Setup of raven:
// breakout
module breakout(
    input logic clk,
    input logic right,
    input logic left,
    input logic reset,
    output logic [2:0] red,
    output logic [2:0] green,
    output logic [2:0] blue,
    output logic hsync,
    output logic vsync
    );
Size: ~1200 cells after synthesis, ~160 flip-flops.
Settings: LEC_CHECK=0, CAP_MARGIN=20, CORE_MARGIN=2, CORE_UTILIZATION=71, CTS_CLUSTER_DIAMETER=70, HOLD_SLACK_MARGIN=-0.09, MIN_ROUTING_LAYER=met1, PLACE_DENSITY_LB_ADDON=0.27, SLEW_MARGIN=20, TNS_END_PERCENT=35; clock period 4.44 ns.
run.sh (not shown) runs the stock make flow with config.mk's settings and CLKGATE_MAP_FILE=.
raven finished all stages; layout check result: FAIL, due to negative setup slack.
Setup changes, raven to xenon
Settings: changing CTS_CLUSTER_DIAMETER from 70 to 344; setting ABC_AREA to 1 for the first time; changing PLACE_DENSITY_LB_ADDON from 0.27 to 0.07; removing HOLD_SLACK_MARGIN (formerly -0.09); changing the clock period (ns, I/O delays scaled along) from 4.44 to 3.86.
### Flow results
Completing all stages was not enough for xenon: its layout failed the final checks because of negative setup slack.
In xenon the non-clock buffer count turned out 64% higher than in raven.
Max area of the chip across raven and xenon: xenon
Relative to raven, xenon degrades worst slew margin relative to its limit.
xenon vs raven: core box area up
xenon vs. raven: final cell count went up by 43%.
Diff raven -> xenon: via count now larger, post-detailed-route wirelength per cell fell 0.37 um, synthesis area per yosys rose 11%.
xenon: power 23% above raven
The inputs of onyx differ from those of xenon as listed below.
Settings: changing CORE_UTILIZATION from 71 to 61; changing CTS_CLUSTER_DIAMETER from 344 to 70; changing the clock period (ns, I/O delays scaled along) from 3.86 to 4.8.
==> comparison <==
- onyx | status: complete | timing, DRC, antenna: pass
- Summary of onyx over xenon: first-pass GRT wire length -11%; power -21%; combinational power -37%; global-route usage -11 points; required time of the worst setup path +0.75 ns.
- Looking at sequential share of layout area across onyx and xenon, the one that comes out lower is xenon.
#### Input delta (willow over onyx)
Settings: a change of CORE_UTILIZATION from 61 to 67; a deleted CTS_CLUSTER_DIAMETER that had been 70; a deleted MIN_ROUTING_LAYER that had been met1; a deleted TNS_END_PERCENT that had been 35; a deleted PLACE_DENSITY_LB_ADDON that had been 0.07; a change of the clock period (ns, I/O delays scaled along) from 4.8 to 5.17.
## What came out
onyx: no failed stages, no open violations at the end. Having completed the whole flow, willow delivered a layout that passed the timing, design-rule and antenna checks. Proportion of cell area spent on the clock network sits lower in willow than in onyx. Setup slack in willow is smaller than in onyx. As far as chip area line of the yosys report goes, onyx and willow are indistinguishable; the numbers are identical. willow ends up with a final period utilization that is 1.7 points higher than in onyx. In willow the wire length on met1 turned out 1300 um lower than in onyx. Note that the power dissipated by switching net loads recorded for willow amounts to 0.901 times the value seen in onyx.


== v21 ==
breakout again, from the RTL that the note above started with.
Design breakout, start of the top module:
module breakout(
    input logic clk,
    input logic right,
    input logic left,
    input logic reset,
    output logic [2:0] red,
    output logic [2:0] green,
    output logic [2:0] blue,
    output logic hsync,
    output logic vsync
    );
clock: 3.76 ns
lec_check: 0
abc_area: 1
cap_margin: 20
core_margin: 2
core_utilization: 71
cts_cluster_diameter: 391
cts_cluster_size: 14
place_density: 0.39
slew_margin: 20
tns_end_percent: 15
The flow for v21 finished, though final verification flagged negative setup slack.
Here is what was changed in the inputs of v16 compared with v21.
Settings: ABC_AREA removed (was 1); CTS_CLUSTER_DIAMETER removed (was 391); TNS_END_PERCENT removed (was 15); CORE_UTILIZATION changed from 71 to 40; PLACE_DENSITY removed (was 0.39); CTS_CLUSTER_SIZE removed (was 14); the clock period (ns, I/O delays scaled along) changed from 3.76 to 8.0.
Findings:
v16 finished every stage and its layout cleared the timing, design-rule and antenna checks.
v21 -> v16: synthesized cell count decreased by more than a quarter
Final area (v16 vs. v21) decreases by more than 10%
Setup slack on v16 is up relative to v21.
Cmp v16 vs v21: inverter count of the layout excluding clock inverters lower in v16
Looking at part of the power in the clock network, v16 sits 3.0 points higher than v21 does.
Edits applied to the flow inputs when going from v16 to v44:
Settings: CORE_MARGIN now 7, was 2; SETUP_SLACK_MARGIN now 1.94, previously not set; CORE_UTILIZATION now 59, was 40; CTS_CLUSTER_SIZE now 100, previously not set; ABC_AREA now 1, previously not set; PLACE_DENSITY now 0.4, previously not set; CTS_CLUSTER_DIAMETER now 259, previously not set; TNS_END_PERCENT now 10, previously not set.
[summary]
Compared with v16, v44 shows a global-route usage that is 6.9 points higher. Changes observed in v44 relative to v16: logic depth of the worst register-to-register path grew by 9, routability-driven placement congestion ratio grew by 15%, core utilization grew by 20 points, yosys-reported design area after synthesis grew by 11%.
## Diff of input files: v3 against v44
Settings: CELL_PAD_IN_SITES_DETAIL_PLACEMENT now 1, previously not set; CTS_CLUSTER_SIZE no longer set, was 100; TNS_END_PERCENT no longer set, was 10; CORE_UTILIZATION now 40, was 59; CORE_ASPECT_RATIO now 1.16, previously not set; CTS_CLUSTER_DIAMETER now 291, was 259; CORE_MARGIN now 2, was 7; CELL_PAD_IN_SITES_GLOBAL_PLACEMENT now 2, previously not set; MAX_ROUTING_LAYER now met4, previously not set; SETUP_SLACK_MARGIN no longer set, was 1.94; GPL_ROUTABILITY_DRIVEN now 0, previously not set; PLACE_DENSITY no longer set, was 0.4.
==> comparison <==
Between v44 and v3, area added between synthesis and finish is lower for v44, v3 comes in above that.
Clock skew after layout: v3 vs v44 — no meaningful difference
Every stage of the flow completed for v3, and the final layout passed the timing, design-rule and antenna checks.
Route | v3 vs v44 | wire longer in v3
No activity file was given, so power comes from the tool's default toggle rates.
